<file path="flow/run.sh">
#!/bin/bash
# the make line also repeats each setting of config.mk as NAME=value (left out here)
make -C /OpenROAD-flow-scripts/flow DESIGN_CONFIG=/design/flow/config.mk WORK_HOME=/design/flow/orfs CLKGATE_MAP_FILE= finish
</file>
<file path="flow/config.mk">
export PLATFORM = sky130hd
export DESIGN_NAME = router_top
export DESIGN_NICKNAME = router_top
export VERILOG_FILES = /design/flow/design.v
export SDC_FILE = /design/flow/constraint.sdc
export NUM_CORES = 4
export LEC_CHECK = 0
export ABC_AREA = 1
export CAP_MARGIN = 20
export CORE_MARGIN = 2
export CORE_UTILIZATION = 70
export CTS_CLUSTER_SIZE = 76
export SETUP_SLACK_MARGIN = 0.54
export SLEW_MARGIN = 20
</file>
<file path="flow/constraint.sdc">
create_clock -name core_clock -period 2.08 [get_ports {clock}]
set_input_delay 0.4160 -clock core_clock [delete_from_list [all_inputs] [get_ports {clock}]]
set_output_delay 0.4160 -clock core_clock [all_outputs]
set_load 0.01 [all_outputs]
</file>
<file path="flow/design.v">
module router_fsm(input clock, resetn, pkt_valid, parity_done, soft_reset_0, soft_reset_1, soft_reset_2,
                        fifo_full, low_pkt_valid, fifo_empty_0, fifo_empty_1, fifo_empty_2,
                  input [1:0] data_in,
                  output busy, detect_add, ld_state, laf_state, full_state, write_enb_reg, rst_int_reg, lfd_state);
parameter Decode_Address = 3'b000, 
          Load_First_Data = 3'b001,
          Wait_Till_Empty = 3'b010,
          Load_Data = 3'b011,
          Check_Parity_Error = 3'b100,
          Load_Parity = 3'b101,
          Fifo_Full_State = 3'b110,
          Load_After_Full = 3'b111;
reg [2:0] state, next_state;
always @(posedge clock) begin
    if (!resetn) state <= Decode_Address;
    else if((soft_reset_0 && (data_in[1:0] == 0)) | (soft_reset_1 && (data_in[1:0] == 1)) | (soft_reset_2 && (data_in[1:0] == 2))) state <= Decode_Address;
    else state <= next_state; 
end
always @(*) begin
    case(state)
    Decode_Address : begin  
        if(pkt_valid & (data_in[1:0] == 0 & fifo_empty_0 | data_in[1:0] == 1 & fifo_empty_1 | data_in[1:0] == 2 & fifo_empty_2))
        begin
            next_state = Load_First_Data;
        end
        else if(pkt_valid & (data_in[1:0] == 0 & !fifo_empty_0 | data_in[1:0] == 1 & !fifo_empty_1 | data_in[1:0] == 2 & !fifo_empty_2))
        begin
            next_state = Wait_Till_Empty;
        end
        else next_state = Decode_Address;
    end
    Load_First_Data : next_state = Load_Data;  
    Wait_Till_Empty : begin  
        if( (fifo_empty_0 && (data_in[1:0] == 0)) || (fifo_empty_1 && (data_in[1:0] == 1)) || (fifo_empty_2 && (data_in[1:0] == 2)) ) begin
            next_state = Load_First_Data;
        end
        else next_state = Wait_Till_Empty;
    end
    Load_Data : begin  
        if(fifo_full) next_state = Fifo_Full_State;
        else if (!fifo_full & !pkt_valid) next_state = Load_Parity;
        else next_state = Load_Data;
    end
    Fifo_Full_State : begin  
        if(!fifo_full) next_state = Load_After_Full;
        else next_state = Fifo_Full_State;
    end
    Load_Parity : next_state = Check_Parity_Error;  
    Check_Parity_Error : begin  
        if(fifo_full) next_state= Fifo_Full_State;
        else next_state = Decode_Address;
    end
    Load_After_Full : begin  
        if (parity_done) next_state = Decode_Address;
        else if(low_pkt_valid) next_state = Load_Parity;
        else next_state = Load_Data;
    end
    endcase
end
assign detect_add = (state == Decode_Address);
assign lfd_state = (state == Load_First_Data);
assign busy = (state == Load_First_Data) || (state == Load_Parity) || (state == Fifo_Full_State) || (state == Load_After_Full) || (state == Wait_Till_Empty) || (state == Check_Parity_Error);
assign ld_state = (state == Load_Data)||(state == Load_Parity) ;
assign write_enb_reg = (state == Load_First_Data)|(state == Load_Data)||(state == Load_Parity);
assign full_state = (state == Fifo_Full_State);
assign laf_state = (state == Load_After_Full);  
assign rst_int_reg = (state == Check_Parity_Error);
endmodule
module router_reg(input clock, resetn, pkt_valid, fifo_full, rst_int_reg, detect_add, 
                        ld_state, laf_state, full_state, lfd_state, 
                  output reg parity_done, low_pkt_valid, err, 
                  input [7:0] data_in, output reg [7:0] dout);
reg [7:0] a,c,d,e;
reg [8:0] b [31:0];
reg [4:0] count_b,count_a ;
always@(posedge clock) begin
    if(!resetn) begin
        dout <= 8'd0;
        parity_done <= 1'b0;
        low_pkt_valid <= 1'b0;
        err <= 1'b0;
        count_b <= 0;
        count_a <= 0;
        c <= 8'd0;
        d <= 8'd0;
    end
    else begin
    parity_done <= ((ld_state & !fifo_full & !pkt_valid) | (laf_state & low_pkt_valid & !parity_done)) & !detect_add;
    low_pkt_valid <= (ld_state & !pkt_valid);
        if(pkt_valid) begin
            if(detect_add) begin
                dout <= data_in;
                c <= data_in;
            end
            else if(ld_state||lfd_state) begin
                if(full_state) begin
                    b[count_b] <= data_in;
                    count_b <= count_b + 1;
                end
                else if(!full_state) begin
                    if(laf_state) begin
                        dout <= b[count_a];
                        count_a <= count_a + 1;
                    end
                    else begin
                        c <= c^data_in;
                        dout <= data_in;
                    end
                end 
            end 
        end
        else begin
            d <= data_in;
            dout <= data_in;
        end
    end
err <= (c==d) ? 0 : 1 ;
end
endmodule
module router_sync(input detect_add, write_enb_reg, clock, resetn, 
                         read_enb_0, read_enb_1, read_enb_2,
                         empty_0, empty_1, empty_2, 
                         full_0, full_1, full_2, 
                   input [1:0] data_in,
                   output reg vld_out_0, vld_out_1, vld_out_2,
                   output reg soft_reset_0, soft_reset_1, soft_reset_2, 
                   output reg fifo_full,
                   output reg [2:0] write_enb);
reg [1:0] q;
reg [4:0] count0,count1,count2;
always@(posedge clock)begin
    if(detect_add) q <= data_in;
end
always@(*)begin
    vld_out_0 <= !empty_0;
    vld_out_1 <= !empty_1;
    vld_out_2 <= !empty_2;
    case(q)
    2'b00 : begin
            fifo_full = full_0;
            write_enb = {2'b00, write_enb_reg};
            end 
    2'b01 : begin
            fifo_full = full_1;
            write_enb = {1'b0, write_enb_reg,1'b0};
            end
    2'b10 : begin
            fifo_full = full_2;
            write_enb = {write_enb_reg, 2'b00};
            end
    default : begin
                fifo_full = 0;
                write_enb = 3'd0;
    end
    endcase
end
always@(posedge clock) begin
    if(!resetn)begin
        count0<=5'd0;
        count1<=5'd0;
        count2<=5'd0;
        soft_reset_0 <= 1'b0;
        soft_reset_1 <= 1'b0;
        soft_reset_2 <= 1'b0;
    end
    else begin
        soft_reset_0 <= 1'b0;
        soft_reset_1 <= 1'b0;
        soft_reset_2 <= 1'b0;
        if (vld_out_0 && !read_enb_0) begin
            if (count0 == 5'b11101) begin
                soft_reset_0 <= 1'b1;
                count0 <= 5'd0;
            end
            else count0 <= count0 + 1'b1;
        end
        else count0 <= 5'd0;
        if (vld_out_1 && !read_enb_1) begin
            if (count1 == 5'b11101) begin
                soft_reset_1 <= 1'b1;
                count1 <= 5'd0;
            end
            else count1 <= count1 + 1'b1;
        end
        else count1 <= 5'd0;
        if (vld_out_2 && !read_enb_2) begin
            if (count2 == 5'b11101) begin
                soft_reset_2 <= 1'b1;
                count2 <= 5'd0;
            end
            else count2 <= count2 + 1'b1;
        end
        else count2 <= 5'd0;
    end
end
endmodule
module router_fifo(input clock, resetn, write_enb, read_enb, soft_reset, lfd_state,
                   input [7:0] data_in, output full, empty, output [7:0] data_out);
reg [8:0] mem [0:15];
reg [3:0] rd_pointer, wr_pointer;
reg [8:0] packet_out;
wire [8:0]packet;
reg [6:0] length;
reg [4:0] status_count;
assign empty = (status_count == 0 ) ? 1'b1 : 1'b0 ;
assign full = (status_count == 5'd16) ? 1'b1 : 1'b0 ;
assign packet[7:0] = data_in[7:0];
assign packet[8] = lfd_state;
assign data_out = resetn ?  packet_out[7:0] : 8'd0;
always@(posedge clock) begin
    if(!resetn || soft_reset) status_count <= 5'd0;
    else if(full == 1'b0 && write_enb & empty == 1'b0 && read_enb) status_count <= status_count;
    else if (full == 1'b0 && write_enb) status_count <= status_count + 1'b1;
    else if(empty == 1'b0 && read_enb ) status_count <= status_count - 1'b1;
    else status_count <= status_count;
end
always@(posedge clock) begin
    if(!resetn || soft_reset) begin  
        wr_pointer <= 4'd0;
    end
    else if(full == 1'b0 && write_enb) begin  
            mem[wr_pointer[3:0]] <= packet;
            wr_pointer <= wr_pointer + 1'b1;
    end
end
always@(posedge clock) begin
    if(!resetn || soft_reset) begin  
        rd_pointer <= 4'd0;
        packet_out <= 9'd0;
    end
    else begin 
        if(empty == 1'b0 && read_enb ) begin  
                packet_out <= mem[rd_pointer[3:0]];
                rd_pointer <= rd_pointer + 1'b1;
        end
        if (length == 0 && (empty || !mem[rd_pointer[3:0]][8])) packet_out <= 9'd0;
    end
end
always@(posedge clock)begin
    if (!resetn || soft_reset) begin
        length <= 0;
    end
    else if(empty == 1'b0 && read_enb ) begin
        if(mem[rd_pointer[3:0]][8])begin
                length <= mem[rd_pointer[3:0]][7:2] + 1'b1;
        end
        else if (length != 0)  begin
                length <= length - 1'b1;
        end
    end
end
endmodule
module router_top(input clock, resetn, read_enb_0, read_enb_1, read_enb_2, pkt_valid,
                  input [7:0] data_in, output [7:0] data_out_0, data_out_1, data_out_2,
                  output valid_out_0, valid_out_1, valid_out_2, error, busy);
wire parity_done,detect_add;
wire ld_state, laf_state, full_state, write_enb_reg, rst_int_reg, lfd_state;
wire [2:0] fifo_empty, full,w_enb, write_enb, soft_reset_temp;
wire fifo_full,low_pkt_valid,soft_reset_0,soft_reset_1,soft_reset_2;
wire [7:0] dout;
wire read_enb_temp[2:0];
wire [7:0] data_out_temp[2:0];
assign soft_reset_temp[0] = soft_reset_0;
assign soft_reset_temp[1] = soft_reset_1;
assign soft_reset_temp[2] = soft_reset_2;
assign read_enb_temp[0] = read_enb_0;
assign read_enb_temp[1] = read_enb_1;
assign read_enb_temp[2] = read_enb_2;
assign data_out_0 = data_out_temp[0];
assign data_out_1 = data_out_temp[1];
assign data_out_2 = data_out_temp[2];
router_fsm dut1(.clock(clock),
                .resetn(resetn),
                .pkt_valid(pkt_valid),
                .parity_done(parity_done),
                .soft_reset_0(soft_reset_0),
                .soft_reset_1(soft_reset_1),
                .soft_reset_2(soft_reset_2),
                .fifo_full(fifo_full),
                .low_pkt_valid(low_pkt_valid),
                .fifo_empty_0(fifo_empty[0]),
                .fifo_empty_1(fifo_empty[1]),
                .fifo_empty_2(fifo_empty[2]),
                .data_in(data_in[1:0]),
                .busy(busy),
                .detect_add(detect_add),
                .ld_state(ld_state),
                .laf_state(laf_state),
                .full_state(full_state),
                .write_enb_reg(write_enb_reg),
                .rst_int_reg(rst_int_reg),
                .lfd_state(lfd_state));
router_reg dut2(.clock(clock),
                .resetn(resetn),
                .pkt_valid(pkt_valid),
                .fifo_full(fifo_full),
                .detect_add(detect_add),
                .ld_state(ld_state),
                .laf_state(laf_state),
                .full_state(full_state),
                .rst_int_reg(rst_int_reg),
                .lfd_state(lfd_state),
                .parity_done(parity_done),
                .low_pkt_valid(low_pkt_valid),
                .err(error),
                .data_in(data_in),
                .dout(dout));
router_sync dut3(.clock(clock),
                .resetn(resetn),
                .detect_add(detect_add),
                .read_enb_0(read_enb_0),
                .read_enb_1(read_enb_1),
                .read_enb_2(read_enb_2),
                .write_enb_reg(write_enb_reg),
                .empty_0(fifo_empty[0]),
                .empty_1(fifo_empty[1]),
                .empty_2(fifo_empty[2]),
                .full_0(full[0]),
                .full_1(full[1]),
                .full_2(full[2]),
                .data_in(data_in[1:0]),
                .vld_out_0(valid_out_0),
                .vld_out_1(valid_out_1),
                .vld_out_2(valid_out_2),
                .soft_reset_0(soft_reset_0),
                .soft_reset_1(soft_reset_1),
                .soft_reset_2(soft_reset_2),
                .fifo_full(fifo_full),
                .write_enb(w_enb));
genvar x;
generate for (x= 0 ; x<3 ; x = x+1)
begin:fifo
	router_fifo f(.clock(clock),
                  .resetn(resetn), 
                  .soft_reset(soft_reset_temp[x]),
	              .lfd_state(lfd_state),
                  .write_enb(w_enb[x]),
                  .data_in(dout), 
                  .read_enb(read_enb_temp[x]),
	              .full(full[x]), 
                  .empty(fifo_empty[x]), 
                  .data_out(data_out_temp[x]));
end
endgenerate	
endmodule
</file>
==> results of run 1 <==
[metrics by stage]
stage                util  hold slack, ps
finish              0.897             247
global placement    0.776             442
global route        0.897             244
detailed placement  0.776             455
CTS                 0.857             261
floorplan               -             430
[repair_timing]
action	CTS	global route
gates cloned	10	20
resized	369	381
endpoints found under the setup margin	826	841
hold buffers	0	0
pin swaps	103	134
hold endpoints to repair	0	0
buffers inserted	51	40
[final cells by class]
type | count | share of cell area
flip-flops and latches | 854 | 0.534
multi-input cells | 1951 | 0.257
repair buffers | 425 | 0.105
clock buffers | 122 | 0.0529
inverters | 306 | 0.0268
well taps | 672 | 0.0186
clock inverters | 30 | 0.00558
repair inverters | 1 | 0.000139
diodes | 1 | 0.0000555
[layer usage]
metal	up-vias	share of wire	routed length (um)
li1	12200	-	-
met1	13800	0.32	38900
met2	2957	0.47	56000
met3	790	0.14	16700
met4	4	0.072	8610
met5	-	0.00021	25
==> reports/metrics.csv, run 1 <==
metric;value;unit
status;complete, but fails checks;
Failing Checks;setup timing;
most frequent cell after synthesis;edfxtp_1;
Post-synth top cells;edfxtp_1, nand2_1, nor2_1;
Synth Instances;3265;
worst vdd ir;1.18;mV
max cap viols;0;
clk latency of the worst-skew pair;680;ps
Pwr top;sequential cells;
clock skew;35.7;ps
pre-CTS WS;-519;ps
Top logic family;simple AND/OR/NAND/NOR gates;
Nets;3682;
min-delay src;pkt_valid;
Pre-Place Util;0.711;
Setup crit end kind;flip-flop;
Int Pwr;35.0;mW
Global Route met3 Usage;0.0712;
Fill cells;1873;
grt met2 use;0.631;
fin cells;4362;
Leak;16.9;nW
global route overflow;0;
R2R setup slack;-570;ps
H-tree depth;3;
GRT Util Overall;0.377;
area share of and-or/or-and cells after synthesis;0.109;
Clock Path Buffers;3;
Antenna Nets Post-Route;0;
RR Endpoint;fifo[0].f.length[5];
total CTS buffers;82;
CP Max Fanout;16;
antenna violations before repair;4;
Floorplan Nets;3326;
Mux area share;0.00319;
Area leader share;0.580;
global-route wire length before repair;152000;um
slew at the pin closest to its max-slew limit;844;ps
Fmax;378;MHz
# port buffers;42;
RSZ-0062 raised after global routing;true;
Synth area leader;edfxtp_1;
WS Path Type;reg -> reg;
Area growth syn-to-layout;26.2;%
type of the most critical hold path;in -> reg;
Netlist cell types;47;
drt first-iter violations;5218;
YS chip area;35700;um2
core area;50300;um2
sequential share of the synthesized area;0.672;
pin count of the biggest net entering global routing;81;
CP Cell Sequence;buf_4 -> bufbuf_16 -> a21oi_1 -> o21ai_0 -> nand3_1 -> nand3_2 -> nand2_2 -> nand2_2 -> o21bai_1 -> nand3_1 -> nand3_1 -> nand2_1 -> inv_1;
design area;45100;um2
clock network power share;0.280;
Cells after DPL;4088;
DR WL/cell;27.6;um
adder share;0.0171;
WHS Endpoint;dut1.state[5];
Pre-antenna DRT Iters;9;
Startpoint Class;flip-flop;
main area contributors;edfxtp_1, dfxtp_1, o21ai_0, nand2_1, nor2_1;
vias in the first global route;27300;
crit path capture;fifo[0].f.length[5];
DRC;0;
DR vias;29800;
Req. time, crit path;2690;ps
Comb power frac;0.345;
Final period util;1.27;
Async SR Flop Fraction;0;
# IOs;43;
sw power;19.1;mW
Final Hold Viols;0;
Seq group;20.2;mW
Worst slew margin;0.437;
Vias/cell;6.82;
Comb power;18.6;mW
sw frac;0.353;
Yosys Instances;3265;
Clk pin slew, worst setup/hold paths;70;ps
Top Usage Layer GRT;met2;
Rows;82;
Register Area;24100;um2
Synth Warn #;5;
slowest cell delay on critical path;410;ps
flip-flops with a built-in enable;690;
routability cong.;0.967;
Routed Wire Length;120000;um
CP dominant cell by count;nand3_1;
Largest delay share family, worst path;simple AND/OR/NAND/NOR gates;
Simple-Gate Fraction of Synth Area;0.136;
met1 Use GR;0.482;
Total Power;54.0;mW
critical path depth;13;
Pwr Density;1200;nW/um2
tool warnings;49;
Final Setup Violations;61;
fin. max-slew vios;0;
CP arrival;3260;ps
CTS tree;done;
Syn Area/Cell;10.9;um2
fin crit period;2650;ps
setup_tns;-12700;ps
Post-synth regs;854;
P_clk;15.1;mW
Crit-path slowest cell;dfxtp_4;
placed inst area;39000;um2
cell area after synthesis;35700;um2
Horiz. Die Dim;230;um
Post-synth top flop;edfxtp_1;
die area;52900;um2
height of the die;230;um
clock sinks;854;
XOR Share, Synth;0.00809;
Final HPWL DP;58100;um
Clock Tree Root;clkbuf_16;
Gate Area;11600;um2
part of the power in registers;0.375;
hold depth;3;
CP bufs+invs;3;
r2r worst-path depth;13;
setup ws final;-568;ps
==> inputs of run 2 (changes only) <==
- ABC_AREA: 1 -> default
- CELL_PAD_IN_SITES_DETAIL_PLACEMENT: default -> 2
- CORE_ASPECT_RATIO: default -> 1.35
- CORE_UTILIZATION: 70 -> 72
- CTS_CLUSTER_SIZE: 76 -> 38
- GPL_TIMING_DRIVEN: default -> 0
- MAX_ROUTING_LAYER: default -> met4
- PLACE_DENSITY_LB_ADDON: default -> 0.12
- SETUP_SLACK_MARGIN: 0.54 -> default
- clock period: 2.08 -> 5.75 ns (I/O delays scaled with it)
==> reports/metrics.csv, run 2 <==
metric;value;unit;change
status;stopped before the end;;
Fail Step;detailed placement;;
Err;[ERROR DPL-0033] detailed placement checks failed during check placement.;;
YS chip area;34400;um2;-3.7%
Floorplan Nets;2109;;-37%
Simple-Gate Fraction of Synth Area;0.0688;;-0.0674
Area leader share;0.602;;+0.0225
adder share;0.0178;;+0.000664
# port buffers;40;;-4.8%
main area contributors;edfxtp_1, mux4_2, dfxtp_1, nor2_1, mux4_1;;
Post-synth top cells;edfxtp_1, nor2_1, mux4_2;;
Async SR Flop Fraction;0;;unchanged
Mux area share;0.144;;+0.140
Pre-Place Util;0.725;;+0.0137
Horiz. Die Dim;192;um;-16%
area share of and-or/or-and cells after synthesis;0.0359;;-0.0731
height of the die;258;um;+12%
sequential share of the synthesized area;0.698;;+0.0261
Synth area leader;edfxtp_1;;
Syn Area/Cell;16.8;um2;+53%
die area;49600;um2;-6.3%
Rows;93;;+13%
core area;47500;um2;-5.6%
Top logic family;multiplexers;;
cell area after synthesis;34400;um2;-3.7%
Netlist cell types;66;;+40%
Yosys Instances;2048;;-37%
most frequent cell after synthesis;edfxtp_1;;
Synth Instances;2048;;-37%
Post-synth top flop;edfxtp_1;;
Synth Warn #;5;;unchanged
# IOs;43;;unchanged
routability cong.;0.901;;-6.8%
XOR Share, Synth;0.0183;;+0.0102
flip-flops with a built-in enable;690;;unchanged
Post-synth regs;854;;unchanged
## run 2: through the flow
step | std cells | setup slack [ps] | area, um2
floorplan | 2048 | 2160 | 34400
global placement | 2705 | -15.1 | 35600
==> inputs of run 3 (changes only) <==
- CELL_PAD_IN_SITES_DETAIL_PLACEMENT: 2 -> 0
- CELL_PAD_IN_SITES_GLOBAL_PLACEMENT: default -> 0
- CORE_ASPECT_RATIO: 1.35 -> default
- CORE_UTILIZATION: 72 -> 70
- CTS_CLUSTER_DIAMETER: default -> 393
- CTS_CLUSTER_SIZE: 38 -> 22
- GPL_ROUTABILITY_DRIVEN: default -> 0
- GPL_TIMING_DRIVEN: 0 -> default
- MAX_ROUTING_LAYER: met4 -> default
- PLACE_DENSITY_LB_ADDON: 0.12 -> default
- SETUP_SLACK_MARGIN: default -> -0.14
- SLEW_MARGIN: 20 -> 40
- clock period: 5.75 -> 2.08 ns (I/O delays scaled with it)
==> reports/metrics.csv, run 3 <==
metric;value;unit;change
WHS Endpoint;dut2.low_pkt_valid;;
# IOs;43;;unchanged
DRC;0;;
CTS tree;done;;
clock network power share;0.222;;
GRT Util Overall;0.335;;
CP Max Fanout;11;;
slew at the pin closest to its max-slew limit;747;ps;
slowest cell delay on critical path;560;ps;
XOR Share, Synth;0.0183;;unchanged
Synth Instances;2048;;unchanged
core area;48700;um2;+2.7%
CTS hold repair buffers;0;;
Yosys Instances;2048;;unchanged
vias in the first global route;20300;;
hold depth;4;;
most frequent cell after synthesis;edfxtp_1;;
Worst slew margin;0.498;;
Nets;2484;;
Final HPWL DP;52200;um;
Startpoint Class;flip-flop;;
Area growth syn-to-layout;19.6;%;
Clock Tree Root;clkbuf_16;;
RR Endpoint;fifo[0].f.length[4];;
R2R setup slack;-400;ps;
CP arrival;2980;ps;
flip-flops with a built-in enable;690;;unchanged
Final Hold Viols;0;;
Floorplan Nets;2109;;unchanged
type of the most critical hold path;in -> reg;;
area share of and-or/or-and cells after synthesis;0.0359;;unchanged
Rows;81;;-13%
DR WL/cell;27.7;um;
Pwr top;sequential cells;;
sw frac;0.293;;
Final period util;1.19;;
Fmax;403;MHz;
Final Setup Violations;454;;
Post-synth top cells;edfxtp_1, nor2_1, mux4_2;;
P_clk;9.43;mW;
Area leader share;0.602;;unchanged
pin count of the biggest net entering global routing;51;;
Horiz. Die Dim;226;um;+17%
height of the die;226;um;-13%
Top logic family;multiplexers;;
Syn Area/Cell;16.8;um2;unchanged
Mux area share;0.144;;unchanged
diode count;0;;
Async SR Flop Fraction;0;;unchanged
DR vias;20600;;
worst vdd ir;0.956;mV;
tool warnings;49;;
Setup crit end kind;flip-flop;;
Clk pin slew, worst setup/hold paths;90;ps;
critical path depth;9;;
CP Cell Sequence;buf_4 -> buf_8 -> mux4_2 -> a22oi_2 -> nand2_2 -> ha_2 -> nand3_1 -> xor2_1 -> a21oi_1;;
CP bufs+invs;2;;
setup ws final;-402;ps;
Post-synth regs;854;;unchanged
design area;41200;um2;
fin. max-slew vios;0;;
placed inst area;38500;um2;
Post-synth top flop;edfxtp_1;;
Vias/cell;6.60;;
Int Pwr;30.0;mW;
Comb power;13.1;mW;
adder share;0.0178;;unchanged
crit path capture;fifo[0].f.length[4];;
global-route wire length before repair;124000;um;
fin crit period;2480;ps;
r2r worst-path depth;9;;
die area;50900;um2;+2.8%
Seq group;19.9;mW;
Synth area leader;edfxtp_1;;
clock sinks;854;;
global route overflow;0;;
Netlist cell types;66;;unchanged
WS Path Type;reg -> reg;;
Routed Wire Length;86500;um;
smallest hold slack;340;ps;
antenna violations before repair;1;;
clock skew;18.2;ps;
YS chip area;34400;um2;unchanged
Largest delay share family, worst path;multiplexers;;
# port buffers;42;;+5.0%
Failing Checks;setup timing;;
H-tree depth;2;;
Crit-path slowest cell;mux4_2;;
Pre-Place Util;0.706;;-0.0189
sequential share of the synthesized area;0.698;;unchanged
drt first-iter violations;2401;;
total CTS buffers;44;;
RSZ-0062 raised after global routing;true;;
status;complete, but fails checks;;
min-delay src;resetn;;
Antenna Nets Post-Route;0;;
Pre-antenna DRT Iters;5;;
max cap viols;0;;
main area contributors;edfxtp_1, mux4_2, dfxtp_1, nor2_1, mux4_1;;
setup_tns;-37280;ps;
Comb power frac;0.310;;
Finished Core Util;0.844;;
Clock Path Buffers;3;;
cell area after synthesis;34400;um2;unchanged
Leak;13.7;nW;
Pwr Density;1030;nW/um2;
Simple-Gate Fraction of Synth Area;0.0688;;unchanged
part of the power in registers;0.468;;
clk latency of the worst-skew pair;610;ps;
Synth Warn #;5;;unchanged
Req. time, crit path;2580;ps;
sw power;12.4;mW;
Total Power;42.4;mW;
run 3: layout make-up:
class,count,area (um2)
sequential,854,24000
fill,2198,7600
timing repair buffer,414,4170
multi-input combinational,1060,10600
clock inverter,1,30.0
tap,664,831
clock buffer,78,1250
inverter,49,190
run 3: timing repair:
action / in CTS / in global routing
gates cloned: 4 / 6
setup endpoints to repair: 112 / 366
hold endpoints to repair: 0 / 0
pin swaps: 31 / 81
buffers inserted: 34 / 30
gates resized: 114 / 164
run 3: per-layer routing:
layer  global-route usage  vias up  wire length [um]
li1                     -     8685                 -
met1                0.463    10400             31300
met2                0.545     1292             42900
met3               0.0636      246              8850
met4                0.117        2              3330
met5                    0        -                13
run 3: per-stage QoR:
stage,instances,worst slack (ps)
4_1_cts,3099,-233
2_1_floorplan,2048,-337
3_3_place_gp,2986,-427
6_report,3120,-402
5_1_grt,3120,-384
3_5_place_dp,2986,-490
==> inputs of run 4 (changes only) <==
- ABC_AREA: default -> 1
- CELL_PAD_IN_SITES_DETAIL_PLACEMENT: 0 -> 2
- CELL_PAD_IN_SITES_GLOBAL_PLACEMENT: 0 -> 1
- CORE_UTILIZATION: 70 -> 23
- CTS_CLUSTER_DIAMETER: 393 -> default
- CTS_CLUSTER_SIZE: 22 -> default
- GPL_ROUTABILITY_DRIVEN: 0 -> default
- MAX_ROUTING_LAYER: default -> met5
- PLACE_DENSITY: default -> 0.6
- SETUP_SLACK_MARGIN: -0.14 -> default
- SLEW_MARGIN: 40 -> 20
- clock period: 2.08 -> 2.98 ns (I/O delays scaled with it)
==> reports/metrics.csv, run 4 <==
metric;value;unit;change
status;no timing/DRC/antenna violations;;
Register Area;24000;um2;about the same
clock skew;48.9;ps;+30.7 ps
type of the most critical hold path;in -> reg;;
max cap viols;0;;unchanged
Netlist cell types;47;;-29%
fin crit period;2780;ps;
Total Power;35.3;mW;-17%
total CTS buffers;97;;+120%
Syn Area/Cell;10.9;um2;-35%
DRC;0;;unchanged
CTS hold repair buffers;0;;unchanged
vias in the first global route;28700;;+41%
clock sinks;854;;unchanged
Int Pwr;23.7;mW;-21%
Fmax;359;MHz;
worst vdd ir;0.546;mV;-43%
Crit-path slowest cell;clkdlybuf4s50_1;;
fin. max-slew vios;0;;unchanged
smallest hold slack;241;ps;-99.3 ps
main area contributors;edfxtp_1, dfxtp_1, o21ai_0, nand2_1, nor2_1;;
setup_tns;0;ps;+37280 ps
Pre-antenna DRT Iters;5;;unchanged
Final Hold Viols;0;;unchanged
height of the die;398;um;+76%
Clk pin slew, worst setup/hold paths;60;ps;-30 ps
WL met3;5680;um;-36%
Rows;144;;+78%
DR vias;26000;;+26%
Synth Instances;3265;;+59%
RSZ-0062 raised after global routing;false;;
XOR Share, Synth;0.00809;;-0.0102
flip-flops with a built-in enable;690;;unchanged
Pwr Density;819;nW/um2;-21%
clock network power share;0.357;;+0.135
GRT Util Overall;0.146;;-0.188
adder share;0.0171;;-0.000664
crit path launch;dut1.state[4];;
# port buffers;42;;unchanged
part of the power in registers;0.404;;-0.064
WS Path Type;reg -> out;;
r2r startpoint;dut1.state[6];;
Req. time, crit path;2380;ps;-200 ps
Seq group;14.2;mW;-29%
pin count of the biggest net entering global routing;129;;+150%
hold depth;1;;-3
die area;159000;um2;+210%
YS chip area;35700;um2;+3.9%
crit path capture;busy;;
CP Cell Sequence;buf_12 -> nor2_1 -> nand4_1 -> buf_4 -> clkdlybuf4s50_1;;
most frequent cell after synthesis;edfxtp_1;;
Gate Area;9780;um2;-8.0%
DR top layer;met4;;
Floorplan Nets;3326;;+58%
Post-synth top cells;edfxtp_1, nand2_1, nor2_1;;
CTS tree;done;;
H-tree depth;3;;+1
Top logic family;simple AND/OR/NAND/NOR gates;;
CP arrival;2190;ps;-790 ps
Pwr top;sequential cells;;
Vias/cell;4.65;;-29%
Area leader share;0.580;;-0.0225
P_clk;12.6;mW;+34%
Leak;15.5;nW;+13%
Area growth syn-to-layout;20.5;%;
Setup crit end kind;output pin;;
CP Max Fanout;13;;+2
Pre-Place Util;0.232;;-0.474
Async SR Flop Fraction;0;;unchanged
area share of and-or/or-and cells after synthesis;0.109;;+0.0731
Post-synth regs;854;;unchanged
Mux area share;0.00319;;-0.140
routability cong.;0.803;;
Routed Wire Length;117000;um;+35%
clk latency of the worst-skew pair;730;ps;+120 ps
Worst slew margin;0.295;;-0.202
tool warnings;47;;-4.1%
r2r worst-path depth;14;;+5
Simple-Gate Fraction of Synth Area;0.136;;+0.0674
sw power;11.6;mW;-6.7%
metal2 WL;56500;um;+32%
global-route wire length before repair;177000;um;+43%
CP bufs+invs;3;;+1
Yosys Instances;3265;;+59%
sw frac;0.329;;+0.0360
Horiz. Die Dim;398;um;+76%
Comb power frac;0.239;;-0.071
Largest delay share family, worst path;buffers and inverters;;
Synth Warn #;5;;unchanged
antenna violations before repair;6;;+5
global route overflow;0;;unchanged
R2R setup slack;270;ps;+670 ps
Fill cells;16900;;+670%
Startpoint Class;flip-flop;;
Final Setup Violations;0;;-100%
drt first-iter violations;1797;;-25%
Antenna Nets Post-Route;0;;unchanged
RR Endpoint;fifo[1].f.status_count[4];;
Final HPWL DP;75900;um;+45%
slowest cell delay on critical path;560;ps;about the same
Clock Path Buffers;3;;unchanged
DR WL/cell;21.0;um;-24%
Synth area leader;edfxtp_1;;
Nets;3515;;+42%
# IOs;43;;unchanged
metal1 wirelength;51700;um;+65%
critical path depth;5;;-4
Comb power;8.42;mW;-36%
core area;154000;um2;+220%
WHS Endpoint;dut2.b[31][1];;
cell area after synthesis;35700;um2;+3.9%
Final period util;0.934;;-0.260
slew at the pin closest to its max-slew limit;1060;ps;+310 ps
Clock Tree Root;clkbuf_16;;
sequential share of the synthesized area;0.672;;-0.0261
Post-synth top flop;edfxtp_1;;
min-delay src;data_in[1];;
## run 4: stage by stage
step	cells	setup slack [ps]	util	area, um2
global route	5582	48.9	0.279	43100
finish	5583	198	0.279	43100
floorplan	3265	309	-	35700
global placement	5396	-22.8	0.257	39600
detailed placement	5396	-37.7	0.257	39600
CTS	5579	14.4	0.279	43000
## run 4: final cells by class
cell class / count / share of cell area
antenna: 1 / 0.0000581
sequential: 854 / 0.558
tap: 2044 / 0.0594
clock inverter: 57 / 0.0167
inverter: 306 / 0.0268
clock buffer: 126 / 0.0617
multi-input combinational: 1949 / 0.227
timing repair buffer: 246 / 0.0503
## run 4: metal layers
metal / GRT usage / vias to the layer above
li1: - / 11800
met1: 0.190 / 13400
met2: 0.247 / 595
met3: 0.0230 / 183
met4: 0.0478 / 0
met5: 0 / -
## run 4: repair_timing
action	CTS	global route
pin swaps	0	0
setup buffers	0	1
gates resized	3	3
cloned	0	2
setup endpoints to repair	1	2
==> inputs of run 5 (changes only) <==
- ABC_AREA: 1 -> default
- CELL_PAD_IN_SITES_DETAIL_PLACEMENT: 2 -> default
- CELL_PAD_IN_SITES_GLOBAL_PLACEMENT: 1 -> default
- CORE_UTILIZATION: 23 -> 40
- MAX_ROUTING_LAYER: met5 -> default
- PLACE_DENSITY: 0.6 -> default
- clock period: 2.98 -> 2.23 ns (I/O delays scaled with it)
==> reports/metrics.csv, run 5 <==
metric;value;unit;change
routability cong.;0.850;;+5.8%
DRC;0;;unchanged
setup ws final;-216;ps;-414 ps
CTS tree;done;;
die area;88400;um2;-44%
fin cells;3690;;-34%
max cap viols;0;;unchanged
adder share;0.0178;;+0.000664
clock skew;29.2;ps;-19.7 ps
Fill cells;6899;;-59%
Antenna Nets Post-Route;0;;unchanged
H-tree depth;3;;unchanged
R2R setup slack;-220;ps;-490 ps
Nets;2530;;-28%
WS Path Type;reg -> reg;;
Async SR Flop Fraction;0;;unchanged
clock network power share;0.334;;-0.023
CP Max Fanout;4;;-9
Post-synth regs;854;;unchanged
Pre-antenna DRT Iters;5;;unchanged
Seq group;18.5;mW;+30%
Area growth syn-to-layout;25.9;%;
Comb power;11.7;mW;+39%
main area contributors;edfxtp_1, mux4_2, dfxtp_1, nor2_1, mux4_1;;
slew at the pin closest to its max-slew limit;885;ps;-172 ps
height of the die;297;um;-25%
Final Hold Viols;0;;unchanged
r2r worst-path depth;10;;-4
Rows;107;;-26%
Synth area leader;edfxtp_1;;
Clock Path Buffers;3;;unchanged
Crit-path slowest cell;edfxtp_1;;
Vias/cell;5.35;;+15%
Post-synth top cells;edfxtp_1, nor2_1, mux4_2;;
Synth Warn #;5;;unchanged
Floorplan Nets;2109;;-37%
CP bufs+invs;2;;-1
Fmax;409;MHz;
P_clk;15.2;mW;+21%
Leak;14.5;nW;-6.6%
Clock Tree Root;clkbuf_16;;
cell area after synthesis;34400;um2;-3.7%
GRT Util Overall;0.186;;+0.0401
Netlist cell types;66;;+40%
Comb power frac;0.257;;+0.018
Total Power;45.4;mW;+29%
Mux area share;0.144;;+0.140
Req. time, crit path;2770;ps;+390 ps
status;complete, but fails checks;;
XOR Share, Synth;0.0183;;+0.0102
sequential share of the synthesized area;0.698;;+0.0261
Cells after DPL;3452;;-36%
critical path depth;10;;+5
DR WL/cell;22.6;um;+7.6%
# port buffers;42;;unchanged
clock sinks;854;;unchanged
vias in the first global route;20300;;-29%
Final period util;1.10;;+0.163
Routed Wire Length;83300;um;-29%
DR vias;19700;;-24%
tool warnings;47;;unchanged
hold depth;3;;+2
diode count;0;;-1
# IOs;43;;unchanged
worst vdd ir;0.765;mV;+40%
slowest cell delay on critical path;480;ps;-80 ps
Largest delay share family, worst path;AND-OR/OR-AND gates;;
Top logic family;multiplexers;;
Horiz. Die Dim;297;um;-25%
sw power;12.6;mW;+8.7%
total CTS buffers;89;;-8.2%
CP arrival;2990;ps;+800 ps
Final Setup Violations;60;;+60
Finished Core Util;0.508;;+0.229
Setup crit end kind;flip-flop;;
flip-flops with a built-in enable;690;;unchanged
fin. max-slew vios;0;;unchanged
Worst slew margin;0.410;;+0.115
Post-synth top flop;edfxtp_1;;
Pwr Density;1050;nW/um2;+28%
core area;85100;um2;-45%
sw frac;0.277;;-0.0513
part of the power in registers;0.408;;+0.004
drt first-iter violations;1665;;-7.3%
setup_tns;-3280;ps;-3280 ps
Failing Checks;setup timing;;
YS chip area;34400;um2;-3.7%
RR Endpoint;fifo[1].f.status_count[4];;
Synth Instances;2048;;-37%
pin count of the biggest net entering global routing;50;;-61%
Pwr top;sequential cells;;
clk latency of the worst-skew pair;660;ps;-70 ps
Startpoint Class;flip-flop;;
Final HPWL DP;53900;um;-29%
RSZ-0062 raised after global routing;true;;
Int Pwr;32.8;mW;+39%
Simple-Gate Fraction of Synth Area;0.0688;;-0.0674
min-delay src;resetn;;
WHS Endpoint;dut3.soft_reset_0;;
Pre-Place Util;0.404;;+0.172
Area leader share;0.602;;+0.0225
Syn Area/Cell;16.8;um2;+53%
global-route wire length before repair;126000;um;-29%
area share of and-or/or-and cells after synthesis;0.0359;;-0.0731
Yosys Instances;2048;;-37%
fin crit period;2450;ps;
crit path capture;fifo[1].f.status_count[4];;
antenna violations before repair;1;;-5
Clk pin slew, worst setup/hold paths;70;ps;about the same
type of the most critical hold path;in -> reg;;
global route overflow;0;;unchanged
crit path launch;dut3.q[1];;
r2r startpoint;dut3.q[1];;
most frequent cell after synthesis;edfxtp_1;;
CP Cell Sequence;buf_6 -> a2111oi_4 -> inv_2 -> ha_1 -> a21o_1 -> a21oi_2 -> nor2b_1 -> a22oi_1 -> xor2_1 -> nor2_1;;
==> run 5: timing repair <==
item,4_1_cts,5_1_grt
resized,149,141
gates cloned,12,4
buffers inserted,39,21
setup endpoints to repair,109,328
hold buffers,0,0
pin swaps,46,67
==> run 5: area by class of cell <==
| cell class | instances | area [um2] | area share |
|---|---|---|---|
| Tap cell | 1144 | 1430 | 0.0331 |
| Clock inverter | 51 | 606 | 0.0140 |
| Multi-Input combinational cell | 1064 | 10600 | 0.244 |
| Clock buffer | 117 | 2440 | 0.0564 |
| Inverter | 49 | 193 | 0.00445 |
| Sequential cell | 854 | 24000 | 0.555 |
| Timing Repair Buffer | 411 | 3990 | 0.0923 |
==> run 5: through the flow <==
step                      instance area (um2)  setup slack, ps  hold slack (ps)
after floorplan                         34700             -187              431
after global placement                  38700             -258              439
after detailed placement                38700             -276              444
after CTS                               42700             -216              219
after global routing                    43300             -289              236
final                                   43300             -216              265
==> run 5: per-layer routing <==
layer  vias up  GRT usage  share of wire
met2       540      0.314           0.50
met1     10200      0.252           0.43
met4         0     0.0560          0.025
met5         -          0              0
met3       139     0.0257          0.046
li1       8836          -              -
==> inputs of run 6 (changes only) <==
- ABC_AREA: default -> 1
- CAP_MARGIN: 20 -> 10
- CELL_PAD_IN_SITES_DETAIL_PLACEMENT: default -> 2
- CELL_PAD_IN_SITES_GLOBAL_PLACEMENT: default -> 3
- CORE_UTILIZATION: 40 -> 23
- CTS_CLUSTER_DIAMETER: default -> 393
- CTS_CLUSTER_SIZE: default -> 15
- GPL_ROUTABILITY_DRIVEN: default -> 0
- GPL_TIMING_DRIVEN: default -> 0
- HOLD_SLACK_MARGIN: default -> 0.14
- MIN_ROUTING_LAYER: default -> met2
- SLEW_MARGIN: 20 -> 15
- TNS_END_PERCENT: default -> 70
- clock period: 2.23 -> 5.37 ns (I/O delays scaled with it)
==> reports/metrics.csv, run 6 <==
metric;value;unit;change
Total Power;17.6;mW;-61%
part of the power in registers;0.442;;+0.034
Simple-Gate Fraction of Synth Area;0.136;;+0.0674
CTS tree;done;;
Crit-path slowest cell;nor2_1;;
WS Path Type;in -> reg;;
sw power;6.31;mW;-50%
Syn Area/Cell;10.9;um2;-35%
Leak;14.3;nW;-1.1%
global-route wire length before repair;188000;um;+49%
Routed Wire Length;128000;um;+54%
Final Setup Violations;0;;-100%
Comb power;4.79;mW;-59%
Post-synth regs;854;;unchanged
Post CTS Setup Buffer Count;0;;-100%
pre-CTS WS;590;ps;+866 ps
H-tree depth;3;;unchanged
Cells after DPL;5374;;+56%
Clk pin slew, worst setup/hold paths;90;ps;+20 ps
Mux area share;0.00319;;-0.140
Horiz. Die Dim;398;um;+34%
r2r worst-path depth;8;;-2
WHS Endpoint;fifo[2].f.packet_out[3];;
RR Endpoint;fifo[1].f.mem[12][0];;
clk latency of the worst-skew pair;730;ps;+70 ps
core area;154000;um2;+81%
antenna violations before repair;0;;-1
Clock Path Buffers;3;;unchanged
vias in the first global route;39900;;+96%
CP arrival;4610;ps;+1620 ps
Pwr Density;429;nW/um2;-59%
Synth Instances;3265;;+59%
Fill cells;17100;;+150%
Post-synth top flop;edfxtp_1;;
main area contributors;edfxtp_1, dfxtp_1, o21ai_0, nand2_1, nor2_1;;
flip-flops with a built-in enable;690;;unchanged
clock network power share;0.287;;-0.047
Vias/cell;6.09;;+14%
RSZ-0062 raised after global routing;false;;
height of the die;398;um;+34%
min-delay src;fifo[2].f.packet_out[3];;
Finished Core Util;0.267;;-0.242
Final period util;0.799;;-0.298
sequential share of the synthesized area;0.672;;-0.0261
r2r startpoint;dut1.state[4];;
Yosys Instances;3265;;+59%
DR vias;33500;;+70%
tool warnings;44;;-6.4%
# IOs;43;;unchanged
die area;159000;um2;+79%
total CTS buffers;66;;-26%
Pre-Place Util;0.232;;-0.172
Startpoint Class;primary input;;
DRC;0;;unchanged
slew at the pin closest to its max-slew limit;1210;ps;+330 ps
Pwr top;sequential cells;;
hold depth;2;;-1
fin crit period;4290;ps;
Clock Tree Root;clkbuf_16;;
P_clk;5.07;mW;-67%
Rows;144;;+35%
crit path launch;pkt_valid;;
CTS resizes;0;;-100%
Seq group;7.79;mW;-58%
CP Max Fanout;8;;+4
area share of and-or/or-and cells after synthesis;0.109;;+0.0731
Netlist cell types;47;;-29%
Top logic family;simple AND/OR/NAND/NOR gates;;
critical path depth;9;;-1
Req. time, crit path;5690;ps;+2920 ps
Fmax;233;MHz;
R2R setup slack;1520;ps;+1740 ps
pin count of the biggest net entering global routing;50;;unchanged
Worst slew margin;0.187;;-0.223
adder share;0.0171;;-0.000664
# port buffers;41;;-2.4%
global route overflow;0;;unchanged
CP bufs+invs;4;;+2
smallest hold slack;470;ps;+205 ps
status;no timing/DRC/antenna violations;;
Floorplan Nets;3326;;+58%
Antenna Nets Post-Route;0;;unchanged
DR WL/cell;23.3;um;+3.3%
Synth Warn #;5;;unchanged
type of the most critical hold path;reg -> reg;;
clock sinks;854;;unchanged
Pre-antenna DRT Iters;7;;+2
Final HPWL DP;85000;um;+58%
setup ws final;1080;ps;+1290 ps
Largest delay share family, worst path;simple AND/OR/NAND/NOR gates;;
GRT Util Overall;0.242;;+0.0558
Area leader share;0.580;;-0.0225
Comb power frac;0.271;;+0.014
CP dominant cell by count;nor2_1;;
fin cells;5500;;+49%
sw frac;0.358;;+0.0806
CTS hold repair buffers;0;;unchanged
Synth area leader;edfxtp_1;;
drt first-iter violations;3780;;+130%
Int Pwr;11.3;mW;-65%
clock skew;53.3;ps;+24.1 ps
most frequent cell after synthesis;edfxtp_1;;
max cap viols;0;;unchanged
XOR Share, Synth;0.00809;;-0.0102
fin. max-slew vios;0;;unchanged
Final Hold Viols;0;;unchanged
Setup crit end kind;flip-flop;;
YS chip area;35700;um2;+3.9%
cell area after synthesis;35700;um2;+3.9%
Area growth syn-to-layout;15.2;%;
crit path capture;dut2.b[8][7];;
slowest cell delay on critical path;1100;ps;+620 ps
Async SR Flop Fraction;0;;unchanged
Post-synth top cells;edfxtp_1, nand2_1, nor2_1;;
Nets;3459;;+37%
CP Cell Sequence;clkdlybuf4s50_1 -> inv_2 -> nor2_1 -> inv_1 -> nor3_1 -> inv_1 -> nor2_1 -> nand2_1 -> nor2_1;;
worst vdd ir;0.200;mV;-74%
==> run 6: through the flow <==
| step | cell area, um2 | TNS (ps) |
|---|---|---|
| floorplan | 35700 | 0 |
| global placement | 38700 | -32170 |
| detailed placement | 39200 | 0 |
| CTS | 41100 | 0 |
| global route | 41100 | 0 |
| finish | 41200 | 0 |
==> run 6: per-layer routing <==
metal / GRT usage / part of all wire
met2: 0.277 / 0.51
met5: 0.0330 / 0.0040
met1: - / 0
met3: 0.354 / 0.45
met4: 0.0290 / 0.035
==> run 6: cell type report <==
cell class,instances,area (um2),area share
buffer,156,805,0.0195
multi-input combinational,1949,9900,0.241
clock inverter,7,120,0.00292
timing repair buffer,65,759,0.0185
inverter,306,1150,0.0280
clock buffer,114,1830,0.0445
antenna,5,12.5,0.000304
sequential,854,24000,0.584
tap,2044,2560,0.0621
==> inputs of run 7 (changes only) <==
- ABC_AREA: 1 -> default
- CAP_MARGIN: 10 -> 20
- CELL_PAD_IN_SITES_DETAIL_PLACEMENT: 2 -> default
- CELL_PAD_IN_SITES_GLOBAL_PLACEMENT: 3 -> default
- CORE_ASPECT_RATIO: default -> 0.96
- CORE_MARGIN: 2 -> 10
- CORE_UTILIZATION: 23 -> 32
- CTS_CLUSTER_DIAMETER: 393 -> default
- CTS_CLUSTER_SIZE: 15 -> default
- GPL_TIMING_DRIVEN: 0 -> 1
- HOLD_SLACK_MARGIN: 0.14 -> default
- MAX_ROUTING_LAYER: default -> met5
- MIN_ROUTING_LAYER: met2 -> default
- SETUP_SLACK_MARGIN: default -> 0.45
- SLEW_MARGIN: 15 -> 35
- TNS_END_PERCENT: 70 -> 75
- clock period: 5.37 -> 4.12 ns (I/O delays scaled with it)
==> reports/metrics.csv, run 7 <==
metric;value;unit;change
area share of and-or/or-and cells after synthesis;0.0359;;-0.0731
Post CTS Setup Buffer Count;0;;unchanged
Leak;12.6;nW;-12%
global-route wire length before repair;121000;um;-36%
antenna violations before repair;1;;+1
Startpoint Class;flip-flop;;
P_clk;7.88;mW;+55%
RSZ-0062 raised after global routing;false;;
slew at the pin closest to its max-slew limit;890;ps;-324 ps
DR vias;18700;;-44%
CP arrival;2700;ps;-1910 ps
Horiz. Die Dim;355;um;-11%
Pre-antenna DRT Iters;5;;-2
Final HPWL DP;51600;um;-39%
Synth Instances;2048;;-37%
DR WL/cell;21.6;um;-7.6%
drt first-iter violations;1916;;-49%
Rows;117;;-19%
Fmax;284;MHz;
total CTS buffers;84;;+27%
sequential share of the synthesized area;0.698;;+0.0261
Largest delay share family, worst path;simple AND/OR/NAND/NOR gates;;
clock skew;26.7;ps;-26.6 ps
Nets;2238;;-35%
height of the die;341;um;-14%
Crit-path slowest cell;or4_1;;
Simple-Gate Fraction of Synth Area;0.0688;;-0.0674
Comb power;4.26;mW;-11%
Seq group;10.2;mW;+31%
slowest cell delay on critical path;570;ps;-530 ps
Syn Area/Cell;16.8;um2;+53%
Register Area;24000;um2;about the same
DRC;0;;unchanged
GRT Util Overall;0.128;;-0.114
sw power;6.19;mW;-2.0%
Netlist cell types;66;;+40%
CP Max Fanout;6;;-2
XOR Share, Synth;0.0183;;+0.0102
flip-flops with a built-in enable;690;;unchanged
diode count;0;;-5
type of the most critical hold path;reg -> reg;;
Worst slew margin;0.405;;+0.217
CTS hold repair buffers;0;;unchanged
Antenna Nets Post-Route;0;;unchanged
clock network power share;0.352;;+0.065
Synth Warn #;5;;unchanged
Routed Wire Length;79200;um;-38%
Fill cells;9766;;-43%
Vias/cell;5.09;;-16%
Floorplan Nets;2109;;-37%
min-delay src;fifo[2].f.packet_out[3];;
Synth area leader;edfxtp_1;;
global route overflow;0;;unchanged
Gate Area;9840;um2;-0.56%
Yosys Instances;2048;;-37%
sw frac;0.277;;-0.0813
Async SR Flop Fraction;0;;unchanged
pre-CTS WS;446;ps;-144 ps
core area;106000;um2;-31%
status;no timing/DRC/antenna violations;;
Final period util;0.855;;+0.0554
hold depth;2;;unchanged
adder share;0.0178;;+0.000664
CP bufs+invs;2;;-2
Req. time, crit path;3300;ps;-2390 ps
CTS tree;done;;
Pwr top;sequential cells;;
Post-synth regs;854;;unchanged
most frequent cell after synthesis;edfxtp_1;;
Mux area share;0.144;;+0.140
Top logic family;multiplexers;;
worst vdd ir;0.445;mV;+120%
# IOs;43;;unchanged
Comb power frac;0.190;;-0.081
max cap viols;0;;unchanged
tool warnings;44;;unchanged
smallest hold slack;452;ps;-17.4 ps
r2r worst-path depth;7;;-1
Total Power;22.4;mW;+27%
vias in the first global route;19000;;-52%
Clock Tree Root;clkbuf_16;;
CTS resizes;0;;unchanged
Final Hold Viols;0;;unchanged
clock sinks;854;;unchanged
die area;121000;um2;-24%
setup ws final;599;ps;-479 ps
Area growth syn-to-layout;15.7;%;
pin count of the biggest net entering global routing;51;;+2.0%
Clk pin slew, worst setup/hold paths;60;ps;-30 ps
cell area after synthesis;34400;um2;-3.7%
CP Cell Sequence;or4_1 -> nor2_1 -> inv_1 -> clkdlybuf4s50_1;;
R2R setup slack;1140;ps;-380 ps
setup_tns;0;ps;unchanged
WHS Endpoint;fifo[2].f.packet_out[3];;
part of the power in registers;0.458;;+0.016
Area leader share;0.602;;+0.0225
crit path launch;fifo[2].f.status_count[0];;
main area contributors;edfxtp_1, mux4_2, dfxtp_1, nor2_1, mux4_1;;
RR Endpoint;dut2.dout[2];;
Final Setup Violations;0;;unchanged
Int Pwr;16.2;mW;+43%
Post-synth top flop;edfxtp_1;;
Post-synth top cells;edfxtp_1, nor2_1, mux4_2;;
WS Path Type;reg -> out;;
Setup crit end kind;output pin;;
Pwr Density;562;nW/um2;+31%
H-tree depth;3;;unchanged
# port buffers;42;;+2.4%
crit path capture;valid_out_2;;
Clock Path Buffers;3;;unchanged
critical path depth;4;;-5
YS chip area;34400;um2;-3.7%
Pre-Place Util;0.323;;+0.0915
clk latency of the worst-skew pair;640;ps;-90 ps
fin crit period;3520;ps;
fin. max-slew vios;0;;unchanged
==> run 7: through the flow <==
stage          instances  area, um2   util
5_1_grt             3675      39800  0.374
6_report            3675      39800  0.374
3_5_place_dp        3519      36900  0.347
4_1_cts             3675      39800  0.374
2_1_floorplan       2048      34400      -
3_3_place_gp        3519      36900  0.347
==> run 7: layer usage <==
metal | wire (um) | vias up | part of all wire | GRT usage
met5 | 14 | - | 0.00018 | 0
met4 | 1970 | 2 | 0.025 | 0.0359
met3 | 4900 | 135 | 0.062 | 0.0208
met2 | 36900 | 639 | 0.47 | 0.203
met1 | 35500 | 9687 | 0.45 | 0.182
li1 | - | 8253 | - | -
==> run 7: final cells by class <==
type,instances,share of cell area
Timing Repair Buffer,128,0.0273
Multi-Input combinational cell,1060,0.247
Tap cell,1428,0.0449
Clock buffer,106,0.0577
Inverter,49,0.00462
Sequential cell,854,0.604
Clock inverter,50,0.0140
==> inputs of run 8 (changes only) <==
- CAP_MARGIN: 20 -> 35
- CELL_PAD_IN_SITES_DETAIL_PLACEMENT: default -> 2
- CORE_ASPECT_RATIO: 0.96 -> 1.35
- CORE_UTILIZATION: 32 -> 72
- CTS_CLUSTER_SIZE: default -> 21
- GPL_ROUTABILITY_DRIVEN: 0 -> default
- HOLD_SLACK_MARGIN: default -> -0.07
- MAX_ROUTING_LAYER: met5 -> met4
- MIN_ROUTING_LAYER: default -> met2
- PLACE_DENSITY: default -> 0.68
- SETUP_SLACK_MARGIN: 0.45 -> default
- SLEW_MARGIN: 35 -> 20
- TNS_END_PERCENT: 75 -> 50
- clock period: 4.12 -> 3.27 ns (I/O delays scaled with it)
==> reports/metrics.csv, run 8 <==
metric;value;unit;change
status;stopped before the end;;
Fail Step;detailed placement;;
Err;Error: detail_place.tcl, 38 bad optional access;;
Post-synth top cells;edfxtp_1, nor2_1, mux4_2;;
Yosys Instances;2048;;unchanged
Top logic family;multiplexers;;
Post-synth regs;854;;unchanged
# port buffers;42;;unchanged
Synth area leader;edfxtp_1;;
Horiz. Die Dim;208;um;-41%
YS chip area;34400;um2;unchanged
most frequent cell after synthesis;edfxtp_1;;
Simple-Gate Fraction of Synth Area;0.0688;;unchanged
main area contributors;edfxtp_1, mux4_2, dfxtp_1, nor2_1, mux4_1;;
Mux area share;0.144;;unchanged
Synth Instances;2048;;unchanged
cell area after synthesis;34400;um2;unchanged
Syn Area/Cell;16.8;um2;unchanged
Netlist cell types;66;;unchanged
adder share;0.0178;;unchanged
Area leader share;0.602;;unchanged
XOR Share, Synth;0.0183;;unchanged
die area;57000;um2;-53%
Pre-Place Util;0.725;;+0.401
area share of and-or/or-and cells after synthesis;0.0359;;unchanged
flip-flops with a built-in enable;690;;unchanged
Floorplan Nets;2109;;unchanged
Synth Warn #;5;;unchanged
# IOs;43;;unchanged
core area;47500;um2;-55%
height of the die;274;um;-20%
Rows;93;;-21%
Async SR Flop Fraction;0;;unchanged
routability cong.;1.08;;
Post-synth top flop;edfxtp_1;;
sequential share of the synthesized area;0.698;;unchanged
run 8: through the flow:
| stage | std cells | hold WS, ps | worst slack [ps] |
|---|---|---|---|
| after global placement | 2774 | 441 | 393 |
| after floorplan | 2048 | 431 | 41.1 |
==> inputs of run 9 (changes only) <==
- CAP_MARGIN: 35 -> 20
- CELL_PAD_IN_SITES_DETAIL_PLACEMENT: 2 -> default
- CORE_ASPECT_RATIO: 1.35 -> default
- CORE_MARGIN: 10 -> 2
- CTS_CLUSTER_DIAMETER: default -> 394
- CTS_CLUSTER_SIZE: 21 -> 15
- GPL_TIMING_DRIVEN: 1 -> default
- HOLD_SLACK_MARGIN: -0.07 -> default
- MAX_ROUTING_LAYER: met4 -> default
- MIN_ROUTING_LAYER: met2 -> default
- PLACE_DENSITY: 0.68 -> default
- PLACE_DENSITY_LB_ADDON: default -> 0.04
- SETUP_SLACK_MARGIN: default -> -0.21
- SLEW_MARGIN: 20 -> 40
- TNS_END_PERCENT: 50 -> default
- clock period: 3.27 -> 2.13 ns (I/O delays scaled with it)
==> reports/metrics.csv, run 9 <==
metric;value;unit;change
part of the power in registers;0.449;;
Floorplan Nets;2109;;unchanged
total CTS buffers;66;;
pin count of the biggest net entering global routing;50;;
core area;47400;um2;about the same
sw frac;0.288;;
adder share;0.0178;;unchanged
fin. max-slew vios;0;;
Vias/cell;6.85;;
sequential share of the synthesized area;0.698;;unchanged
tool warnings;47;;
CP dominant cell by count;mux4_2;;
CP arrival;2950;ps;
main area contributors;edfxtp_1, mux4_2, dfxtp_1, nor2_1, mux4_1;;
DR vias;21200;;
DRC;0;;
P_clk;11.7;mW;
WHS Endpoint;dut2.b[16][1];;
Synth Warn #;5;;unchanged
Area growth syn-to-layout;18.8;%;
Fmax;404;MHz;
GRT Util Overall;0.359;;
Fill cells;1974;;
Async SR Flop Fraction;0;;unchanged
fin crit period;2480;ps;
worst vdd ir;1.02;mV;
Comb power frac;0.280;;
Cells after DPL;2923;;
Final Hold Viols;0;;
Register Area;24000;um2;
Horiz. Die Dim;223;um;+6.9%
Post-synth top flop;edfxtp_1;;
antenna violations before repair;1;;
Pwr top;sequential cells;;
sw power;12.4;mW;
Rows;80;;-14%
slowest cell delay on critical path;560;ps;
height of the die;223;um;-19%
Clock Tree Root;clkbuf_16;;
Pwr Density;1060;nW/um2;
RSZ-0062 raised after global routing;true;;
fin cells;3091;;
Worst slew margin;0.482;;
Req. time, crit path;2600;ps;
flip-flops with a built-in enable;690;;unchanged
setup_tns;-50060;ps;
max cap viols;0;;
Antenna Nets Post-Route;0;;
Comb power;12.1;mW;
DR WL/cell;29.1;um;
Routed Wire Length;90000;um;
type of the most critical hold path;in -> reg;;
Post-synth top cells;edfxtp_1, nor2_1, mux4_2;;
Setup crit end kind;flip-flop;;
Final Setup Violations;484;;
clock network power share;0.271;;
Final HPWL DP;51900;um;
Clock Path Buffers;3;;
r2r worst-path depth;8;;
Syn Area/Cell;16.8;um2;unchanged
Crit-path slowest cell;mux4_2;;
Largest delay share family, worst path;multiplexers;;
Pre-antenna DRT Iters;6;;
# IOs;43;;unchanged
global-route wire length before repair;130000;um;
die area;49500;um2;-13%
crit path capture;dut2.dout[7];;
cell area after synthesis;34400;um2;unchanged
Gate Area;10300;um2;
Seq group;19.4;mW;
RR Endpoint;dut2.dout[7];;
Top logic family;multiplexers;;
Simple-Gate Fraction of Synth Area;0.0688;;unchanged
Finished Core Util;0.861;;
CP Cell Sequence;buf_12 -> buf_16 -> mux4_2 -> mux4_2 -> mux2i_2 -> nand2_1 -> o21ai_1 -> o22ai_1;;
Nets;2491;;
Failing Checks;setup timing;;
hold depth;2;;
routability cong.;0.878;;-19%
H-tree depth;3;;
Area leader share;0.602;;unchanged
CTS hold repair buffers;0;;
drt first-iter violations;3159;;
XOR Share, Synth;0.0183;;unchanged
Pre-Place Util;0.725;;about the same
Final period util;1.16;;
area share of and-or/or-and cells after synthesis;0.0359;;unchanged
global route overflow;0;;
YS chip area;34400;um2;unchanged
Int Pwr;30.7;mW;
clock sinks;854;;
status;complete, but fails checks;;
CP Max Fanout;7;;
Post-synth regs;854;;unchanged
CP bufs+invs;2;;
# port buffers;42;;unchanged
clock skew;29.8;ps;
R2R setup slack;-350;ps;
most frequent cell after synthesis;edfxtp_1;;
clk latency of the worst-skew pair;630;ps;
Clk pin slew, worst setup/hold paths;70;ps;
min-delay src;data_in[1];;
setup ws final;-346;ps;
vias in the first global route;21100;;
Startpoint Class;flip-flop;;
Yosys Instances;2048;;unchanged
CTS tree;done;;
critical path depth;8;;
slew at the pin closest to its max-slew limit;775;ps;
Synth Instances;2048;;unchanged
WS Path Type;reg -> reg;;
Mux area share;0.144;;unchanged
Synth area leader;edfxtp_1;;
Netlist cell types;66;;unchanged
Leak;13.8;nW;
[run 9: per-layer routing]
layer,vias up,track usage,routed length (um)
met5,-,0.00587,13
met4,2,0.145,3930
met3,306,0.0714,9260
met2,1582,0.587,44700
met1,10600,0.485,32100
li1,8712,-,-
[run 9: cell type report]
| cell class | count | area share |
|---|---|---|
| tap | 615 | 0.0188 |
| clock inverter | 2 | 0.000429 |
| sequential | 854 | 0.588 |
| inverter | 49 | 0.00456 |
| multi-input combinational | 1060 | 0.253 |
| clock buffer | 111 | 0.0461 |
| antenna | 1 | 0.0000612 |
| timing repair buffer | 399 | 0.0888 |
[run 9: through the flow]
stage	power (mW)	cell area, um2	setup slack [ps]	hold slack [ps]
4_1_cts	41.8	40300	-265	234
2_1_floorplan	25.8	34600	-287	431
5_1_grt	44.5	40900	-354	258
3_3_place_gp	29.4	37900	-322	439
3_5_place_dp	29.9	37900	-412	446
6_report	43.1	40900	-346	273
[run 9: what timing repair did]
action,4_1_cts,5_1_grt
endpoints found under the hold margin,0,0
gates resized,74,97
endpoints found under the setup margin,43,78
gates cloned,6,3
pin swaps,16,44
setup buffers,18,47
==> inputs of run 10 (changes only) <==
- ABC_AREA: default -> 1
- CTS_CLUSTER_DIAMETER: 394 -> 389
- CTS_CLUSTER_SIZE: 15 -> 18
- PLACE_DENSITY_LB_ADDON: 0.04 -> 0.07
- SETUP_SLACK_MARGIN: -0.21 -> -0.16
- SLEW_MARGIN: 40 -> 20
- clock period: 2.13 -> 2.08 ns (I/O delays scaled with it)
==> reports/metrics.csv, run 10 <==
metric;value;unit;change
Floorplan Nets;3326;;+58%
Final period util;1.06;;-0.107
Netlist cell types;47;;-29%
grt met2 use;0.564;;-0.0222
Largest delay share family, worst path;buffers and inverters;;
clock skew;16.8;ps;-13.1 ps
Top Usage Layer GRT;met2;;
part of the power in registers;0.464;;+0.015
global route overflow;0;;unchanged
Synth Warn #;5;;unchanged
crit path capture;fifo[2].f.packet_out[4];;
Pre-antenna DRT Iters;8;;+2
# port buffers;42;;unchanged
Int Pwr;29.1;mW;-5.1%
Routed Wire Length;88200;um;-2.0%
CTS tree;done;;
H-tree depth;2;;-1
Fill cells;2796;;+42%
Pwr top;sequential cells;;
total CTS buffers;53;;-20%
CP bufs+invs;4;;+2
sequential share of the synthesized area;0.672;;-0.0261
setup ws final;-114;ps;+232 ps
adder share;0.0171;;-0.000664
Post-synth regs;854;;unchanged
Clock Path Buffers;3;;unchanged
Final Hold Viols;0;;unchanged
drt first-iter violations;2793;;-12%
Pre-Place Util;0.730;;+0.00503
Area leader share;0.580;;-0.0225
routability cong.;0.901;;+2.6%
Req. time, crit path;2590;ps;about the same
Yosys Instances;3265;;+59%
antenna violations before repair;1;;unchanged
max cap viols;0;;unchanged
flip-flops with a built-in enable;690;;unchanged
slew at the pin closest to its max-slew limit;719;ps;-56.3 ps
Nets;3563;;+43%
Post-synth top cells;edfxtp_1, nand2_1, nor2_1;;
sw frac;0.325;;+0.0367
Antenna Nets Post-Route;0;;unchanged
Setup crit end kind;flip-flop;;
Post-synth top flop;edfxtp_1;;
Startpoint Class;flip-flop;;
P_clk;10.2;mW;-10%
DR WL/cell;21.0;um;-28%
fin crit period;2190;ps;-282 ps
critical path depth;13;;+5
DRC;0;;unchanged
core area;49000;um2;+3.2%
r2r worst-path depth;13;;+5
DR vias;25800;;+22%
clock sinks;854;;unchanged
Horiz. Die Dim;227;um;+1.9%
CP Max Fanout;15;;+8
GRT Util Overall;0.340;;-0.0193
Total Power;43.2;mW;about the same
height of the die;227;um;+1.9%
Crit-path slowest cell;dfxtp_4;;
Simple-Gate Fraction of Synth Area;0.136;;+0.0674
Comb power frac;0.300;;+0.020
Failing Checks;setup timing;;
pin count of the biggest net entering global routing;81;;+62%
clock network power share;0.236;;-0.035
fin. max-slew vios;0;;unchanged
Leak;15.1;nW;+9.7%
min-delay src;resetn;;
RR Endpoint;fifo[2].f.packet_out[4];;
XOR Share, Synth;0.00809;;-0.0102
tool warnings;45;;-4.3%
type of the most critical hold path;in -> reg;;
# IOs;43;;unchanged
Area growth syn-to-layout;13.4;%;
area share of and-or/or-and cells after synthesis;0.109;;+0.0731
Synth area leader;edfxtp_1;;
Syn Area/Cell;10.9;um2;-35%
Global Route met3 Usage;0.0478;;-0.0236
CP arrival;2700;ps;-250 ps
YS chip area;35700;um2;+3.9%
Rows;81;;+1.3%
Vias/cell;6.13;;-11%
Async SR Flop Fraction;0;;unchanged
WS Path Type;reg -> reg;;
clk latency of the worst-skew pair;630;ps;about the same
die area;51400;um2;+3.8%
vias in the first global route;24400;;+16%
status;complete, but fails checks;;
cell area after synthesis;35700;um2;+3.9%
sw power;14.0;mW;+13%
pre-CTS WS;-576;ps;-163 ps
met1 Use GR;0.459;;-0.0260
Comb power;12.9;mW;+7%
Fmax;456;MHz;+13%
smallest hold slack;311;ps;+38.0 ps
most frequent cell after synthesis;edfxtp_1;;
Finished Core Util;0.828;;-0.0334
WHS Endpoint;dut2.count_b[1];;
hold depth;4;;+2
CP Cell Sequence;inv_4 -> buf_12 -> nor2_1 -> nor2_1 -> o21ai_0 -> o211ai_1 -> nand3_1 -> nand2_1 -> inv_2 -> nor2_1 -> o21ai_1 -> buf_4 -> nor2_1;;
Clk pin slew, worst setup/hold paths;80;ps;about the same
diode count;0;;-1
Seq group;20.1;mW;+4%
Final Setup Violations;47;;-90%
worst vdd ir;1.14;mV;+11%
global-route wire length before repair;132000;um;+1.9%
Synth Instances;3265;;+59%
Mux area share;0.00319;;-0.140
Clock Tree Root;clkbuf_16;;
Final HPWL DP;57800;um;+11%
slowest cell delay on critical path;430;ps;-130 ps
Worst slew margin;0.521;;+0.0382
R2R setup slack;-110;ps;+230 ps
main area contributors;edfxtp_1, dfxtp_1, o21ai_0, nand2_1, nor2_1;;
Top logic family;simple AND/OR/NAND/NOR gates;;
Pwr Density;1070;nW/um2;+0.91%
CP dominant cell by count;nor2_1;;
## run 10: area by class of cell
type / instances / area, um2 / share of cell area
clock buffer: 95 / 1480 / 0.0366
clock inverter: 1 / 11.3 / 0.000278
inverter: 306 / 1160 / 0.0286
multi-input combinational: 1949 / 9940 / 0.245
sequential: 854 / 24000 / 0.593
tap: 664 / 831 / 0.0205
timing repair buffer: 338 / 3070 / 0.0756
## run 10: what timing repair did
action,in CTS,in global routing
endpoints found under the setup margin,10,362
pin swaps,4,3
gates cloned,0,1
hold buffers,0,0
buffers inserted,5,5
gates resized,14,40
## run 10: routing by layer
layer | wire length (um) | part of all wire | vias up
met1 | 34000 | 0.39 | 12300
met4 | 3300 | 0.037 | 0
met5 | 0 | 0 | -
li1 | - | - | 11900
met3 | 8270 | 0.094 | 216
met2 | 42600 | 0.48 | 1377
## run 10: stage by stage
| step | cells | setup TNS (ps) | cell area, um2 |
|---|---|---|---|
| floorplan | 3265 | -29330 | 35800 |
| global placement | 4100 | -121310 | 38800 |
| detailed placement | 4100 | -150940 | 38800 |
| CTS | 4201 | -18540 | 40300 |
| global route | 4207 | -19760 | 40500 |
| finish | 4207 | -2160 | 40500 |
Power is estimated from default activity; no workload was simulated.
